==> flow/design.v (excerpt) <==
module drawing_line_top(
    input logic clk,
    input logic rst,
    output logic Hsync,
    output logic Vsync,
    output logic [3:0] vgaRed,
    output logic [3:0] vgaGreen,
    output logic [3:0] vgaBlue,
    input logic [11:0] x0,y0,x1,y1,
    output logic disp_en,
    output logic vga_clk,
    output logic [11:0] v_cntr, h_cntr
    );
export LEC_CHECK = 0
export ABC_AREA = 1
export CAP_MARGIN = 0
export CORE_ASPECT_RATIO = 0.66
export CORE_MARGIN = 2
export CORE_UTILIZATION = 40
export CTS_CLUSTER_SIZE = 81
export GPL_TIMING_DRIVEN = 0
export HOLD_SLACK_MARGIN = 0.16
export MAX_ROUTING_LAYER = met4
export PLACE_DENSITY_LB_ADDON = 0.26
export SLEW_MARGIN = 20
export TNS_END_PERCENT = 30
create_clock -name core_clock -period 10.0 [get_ports {clk}]
run.sh (not shown) runs the stock make flow with config.mk's settings and CLKGATE_MAP_FILE=.
Edit:
==> flow/config.mk (replaced) <==
export PLATFORM = sky130hd
export DESIGN_NAME = drawing_line_top
export DESIGN_NICKNAME = drawing_line_top
export VERILOG_FILES = /design/flow/design.v
export SDC_FILE = /design/flow/constraint.sdc
export NUM_CORES = 4
export LEC_CHECK = 0
export CAP_MARGIN = 20
export CORE_MARGIN = 2
export CORE_UTILIZATION = 40
export SLEW_MARGIN = 20
==> flow/constraint.sdc (replaced) <==
create_clock -name core_clock -period 6.11 [get_ports {clk}]
set_input_delay 1.2220 -clock core_clock [delete_from_list [all_inputs] [get_ports {clk}]]
set_output_delay 1.2220 -clock core_clock [all_outputs]
set_load 0.01 [all_outputs]
Outcome: The new run produced a clean layout; setup slack loses 2.4 ns; hold slack is about the same; via count fell by 23%; design area went down by 5.3%; flip-flop count stays the same; power climbs by 90%.
Edit:
--- a/flow/config.mk
+++ b/flow/config.mk
@@ -9,3 +9,5 @@
 export CORE_MARGIN = 2
-export CORE_UTILIZATION = 40
+export CORE_UTILIZATION = 70
+export CTS_CLUSTER_DIAMETER = 354
+export MAX_ROUTING_LAYER = met4
 export SLEW_MARGIN = 20
==> flow/constraint.sdc (replaced) <==
create_clock -name core_clock -period 4.22 [get_ports {clk}]
set_input_delay 0.8440 -clock core_clock [delete_from_list [all_inputs] [get_ports {clk}]]
set_output_delay 0.8440 -clock core_clock [all_outputs]
set_load 0.01 [all_outputs]
The new run failed in 5_1_grt, error GRT-0232. Synthesized cell count is unchanged. Die size came out lower by well over a third. Synthesized area is unchanged.
Edit:
--- a/flow/config.mk
+++ b/flow/config.mk
@@ -9,5 +9,4 @@
 export CORE_MARGIN = 2
-export CORE_UTILIZATION = 70
-export CTS_CLUSTER_DIAMETER = 354
-export MAX_ROUTING_LAYER = met4
+export CORE_UTILIZATION = 64
+export SETUP_SLACK_MARGIN = 1.27
 export SLEW_MARGIN = 20
==> flow/constraint.sdc (replaced) <==
create_clock -name core_clock -period 6.73 [get_ports {clk}]
set_input_delay 1.3460 -clock core_clock [delete_from_list [all_inputs] [get_ports {clk}]]
set_output_delay 1.3460 -clock core_clock [all_outputs]
set_load 0.01 [all_outputs]
Outcome: This time the run produced a clean layout; synthesized cell count stays the same; die area went up by roughly a tenth; area after synthesis stays the same.

Setup of run A:
Starting RTL as in the previous note.
Settings: LEC_CHECK=0, CAP_MARGIN=20, CORE_MARGIN=4, CORE_UTILIZATION=38, CTS_CLUSTER_DIAMETER=33, CTS_CLUSTER_SIZE=16, MIN_ROUTING_LAYER=met1, SETUP_SLACK_MARGIN=0.75, SLEW_MARGIN=20, TNS_END_PERCENT=20; clock period 4.3 ns.
Ran to the end and failed final checks on setup timing: run A.
Edits applied to the flow inputs when going from run A to run B:
# run A
export LEC_CHECK = 0
export CAP_MARGIN = 20
export CORE_MARGIN = 4
export CORE_UTILIZATION = 38
export CTS_CLUSTER_DIAMETER = 33
export CTS_CLUSTER_SIZE = 16
export MIN_ROUTING_LAYER = met1
export SETUP_SLACK_MARGIN = 0.75
export SLEW_MARGIN = 20
export TNS_END_PERCENT = 20
create_clock -name core_clock -period 4.3 [get_ports {clk}]
# run B
export LEC_CHECK = 0
export CAP_MARGIN = 20
export CORE_MARGIN = 2
export CORE_UTILIZATION = 56
export SLEW_MARGIN = 20
create_clock -name core_clock -period 6.11 [get_ports {clk}]
[summary]
- Run A -> stages 100% | layout checks FAIL | setup timing
- Looking at the reports, run B completed the entire flow and the layout it produced met the timing, design-rule and antenna checks.
- As of run B, clock-buffer cell count had fallen by more than a quarter compared to run A.
- Post-layout instance count excluding filler cells: run B < run A
- Relative to run A, the final cell area reported for run B is lower.
> inputs changed (run B -> run C)
# run B
export LEC_CHECK = 0
export CAP_MARGIN = 20
export CORE_MARGIN = 2
export CORE_UTILIZATION = 56
export SLEW_MARGIN = 20
create_clock -name core_clock -period 6.11 [get_ports {clk}]
# run C
export LEC_CHECK = 0
export ABC_AREA = 1
export CAP_MARGIN = 20
export CORE_MARGIN = 2
export CORE_UTILIZATION = 52
export SLEW_MARGIN = 20
create_clock -name core_clock -period 4.54 [get_ports {clk}]
==> comparison <==
Run C vs run B: signed area change from the synthesized netlist to the final layout up in run C. Slew at the pin closest to its max-slew limit on run C is down relative to run B. Compared with run B, in run C distinct cell type count of the synthesized netlist fell about 40%, part of the total power dissipated in combinational logic decreased by 0.9 points relative to the old numbers.
Input-level comparison between run D and run C:
# run C
export LEC_CHECK = 0
export ABC_AREA = 1
export CAP_MARGIN = 20
export CORE_MARGIN = 2
export CORE_UTILIZATION = 52
export SLEW_MARGIN = 20
create_clock -name core_clock -period 4.54 [get_ports {clk}]
# run D
export LEC_CHECK = 0
export ABC_AREA = 1
export CAP_MARGIN = 20
export CORE_MARGIN = 2
export CORE_UTILIZATION = 72
export CTS_CLUSTER_DIAMETER = 399
export CTS_CLUSTER_SIZE = 95
export PLACE_DENSITY = 0.39
export SETUP_SLACK_MARGIN = -0.31
export SLEW_MARGIN = 20
create_clock -name core_clock -period 3.7 [get_ports {clk}]
==> results <==
Run D: it failed with a tool error in global routing, so there are no final results.
Number of setup buffers added after CTS | run D above run C
For placement row count, dividing the value from run D by the value from run C gives 0.846.
Per the comparison of run D with run C, number of sinks on the clock net did not really move, die area went down, fraction of the core area occupied by cells at floorplan went up, net count after synthesis did not really move.
Run D against run C: HPWL reported at the end of detailed placement moved down, synthesized cell count flat, x dimension of the die lower.
Relative to run D, the following input files were edited for run E:
# run D
export LEC_CHECK = 0
export ABC_AREA = 1
export CAP_MARGIN = 20
export CORE_MARGIN = 2
export CORE_UTILIZATION = 72
export CTS_CLUSTER_DIAMETER = 399
export CTS_CLUSTER_SIZE = 95
export PLACE_DENSITY = 0.39
export SETUP_SLACK_MARGIN = -0.31
export SLEW_MARGIN = 20
create_clock -name core_clock -period 3.7 [get_ports {clk}]
# run E
export LEC_CHECK = 0
export CAP_MARGIN = 20
export CORE_MARGIN = 2
export CORE_UTILIZATION = 33
export SLEW_MARGIN = 20
create_clock -name core_clock -period 13.5 [get_ports {clk}]
--- outcome ---
- Run E vs run D: post-synthesis share of cell area spent on xor and xnor gates up
- Measured against run E, the die span in y of run D comes out at 0.70 times the reference value.
- Run E: all stages complete, timing, DRC and antenna checks passed
- Netlist area before placement (run E over run D): decrease, 4.7%
- The largest non-sequential cell family by area comes out AND-OR/OR-AND gates in one run and simple AND/OR/NAND/NOR gates in the other, namely in run E and run D respectively.
- Lower number of placed instances with taps included among run E and run D: run E

drawing_line_top again, from the RTL that the note above started with.
==> flow/config.mk <==
export PLATFORM = sky130hd
export DESIGN_NAME = drawing_line_top
export DESIGN_NICKNAME = drawing_line_top
export VERILOG_FILES = /design/flow/design.v
export SDC_FILE = /design/flow/constraint.sdc
export NUM_CORES = 4
export LEC_CHECK = 0
export ABC_AREA = 0
export CAP_MARGIN = 20
export CORE_ASPECT_RATIO = 0.66
export CORE_MARGIN = 2
export CORE_UTILIZATION = 40
export CTS_CLUSTER_SIZE = 81
export GPL_TIMING_DRIVEN = 0
export HOLD_SLACK_MARGIN = 0.16
export MAX_ROUTING_LAYER = met4
export PLACE_DENSITY_LB_ADDON = 0.26
export SLEW_MARGIN = 20
==> flow/constraint.sdc <==
create_clock -name core_clock -period 10.0 [get_ports {clk}]
set_input_delay 2.0000 -clock core_clock [delete_from_list [all_inputs] [get_ports {clk}]]
set_output_delay 2.0000 -clock core_clock [all_outputs]
set_load 0.01 [all_outputs]
The first run finished clean.
==> next run, changes <==
ABC_AREA = not set   (was 0)
CORE_ASPECT_RATIO = not set   (was 0.66)
CTS_CLUSTER_SIZE = not set   (was 81)
GPL_TIMING_DRIVEN = not set   (was 0)
HOLD_SLACK_MARGIN = not set   (was 0.16)
MAX_ROUTING_LAYER = not set   (was met4)
PLACE_DENSITY_LB_ADDON = not set   (was 0.26)
What happened: Maximum frequency is higher by about a fifth. Clock-buffer cell count is higher by 21. Sequential power hardly moves. Setup slack is better by 1300 ps. Total power is lower by a few percent. Worst hold slack is better by 11 ps.

drawing_line_top again, from the RTL that the note above started with.
## drawing_line_top
module drawing_line_top(
    input logic clk,
    input logic rst,
    output logic Hsync,
    output logic Vsync,
    output logic [3:0] vgaRed,
    output logic [3:0] vgaGreen,
    output logic [3:0] vgaBlue,
    input logic [11:0] x0,y0,x1,y1,
    output logic disp_en,
    output logic vga_clk,
    output logic [11:0] v_cntr, h_cntr
    );
clock: 6.18 ns
lec_check: 0
abc_area: 1
cap_margin: 40
cell_pad_in_sites_global_placement: 0
core_aspect_ratio: 0.55
core_margin: 2
core_utilization: 58
cts_cluster_size: 37
max_routing_layer: met4
place_density: 0.65
slew_margin: 30
The starting point finished clean.
Edit:
==> flow/config.mk (replaced) <==
export PLATFORM = sky130hd
export DESIGN_NAME = drawing_line_top
export DESIGN_NICKNAME = drawing_line_top
export VERILOG_FILES = /design/flow/design.v
export SDC_FILE = /design/flow/constraint.sdc
export NUM_CORES = 4
export LEC_CHECK = 0
export ABC_AREA = 1
export CAP_MARGIN = 20
export CORE_MARGIN = 2
export CORE_UTILIZATION = 58
export CTS_CLUSTER_SIZE = 97
export PLACE_DENSITY_LB_ADDON = 0.08
export SLEW_MARGIN = 20
==> flow/constraint.sdc (replaced) <==
create_clock -name core_clock -period 4.48 [get_ports {clk}]
set_input_delay 0.8960 -clock core_clock [delete_from_list [all_inputs] [get_ports {clk}]]
set_output_delay 0.8960 -clock core_clock [all_outputs]
set_load 0.01 [all_outputs]
Outcome:
- The changed run finished with timing, DRC and antenna clean
- register-to-register slack is worse by 650 ps
- worst setup slack is worse by 650 ps
- die area barely changes
- count of clock-buffer cells in the layout rose by 11
- critical path depth fell by 1
- core utilization rose by 4.8 points
- cell area rose by 7.2%
Edit:
==> flow/config.mk (replaced) <==
export PLATFORM = sky130hd
export DESIGN_NAME = drawing_line_top
export DESIGN_NICKNAME = drawing_line_top
export VERILOG_FILES = /design/flow/design.v
export SDC_FILE = /design/flow/constraint.sdc
export NUM_CORES = 4
export LEC_CHECK = 0
export CAP_MARGIN = 5
export CORE_MARGIN = 2
export CORE_UTILIZATION = 69
export CTS_CLUSTER_DIAMETER = 357
export CTS_CLUSTER_SIZE = 38
export MAX_ROUTING_LAYER = met4
export SLEW_MARGIN = 20
==> flow/constraint.sdc (replaced) <==
create_clock -name core_clock -period 3.95 [get_ports {clk}]
set_input_delay 0.7900 -clock core_clock [delete_from_list [all_inputs] [get_ports {clk}]]
set_output_delay 0.7900 -clock core_clock [all_outputs]
set_load 0.01 [all_outputs]
Now the flow never finished: it broke off in global routing (5_1_grt).
Die area came out lower by about a fifth.
Area after synthesis goes down by a few percent.
Synthesized cell count fell by about a fifth.
Edit:
==> flow/config.mk (replaced) <==
export PLATFORM = sky130hd
export DESIGN_NAME = drawing_line_top
export DESIGN_NICKNAME = drawing_line_top
export VERILOG_FILES = /design/flow/design.v
export SDC_FILE = /design/flow/constraint.sdc
export NUM_CORES = 4
export LEC_CHECK = 0
export CAP_MARGIN = 20
export CORE_MARGIN = 4
export CORE_UTILIZATION = 40
export SETUP_SLACK_MARGIN = -0.85
export SLEW_MARGIN = 20
export TNS_END_PERCENT = 35
==> flow/constraint.sdc (replaced) <==
create_clock -name core_clock -period 10.0 [get_ports {clk}]
set_input_delay 2.0000 -clock core_clock [delete_from_list [all_inputs] [get_ports {clk}]]
set_output_delay 2.0000 -clock core_clock [all_outputs]
set_load 0.01 [all_outputs]
Result: This time the run went through all stages and came out clean; area after synthesis is unchanged; die area rises by about 80%; synthesized cell count does not change.
Power figures rest on the tool's default switching activity, not on a simulated workload.
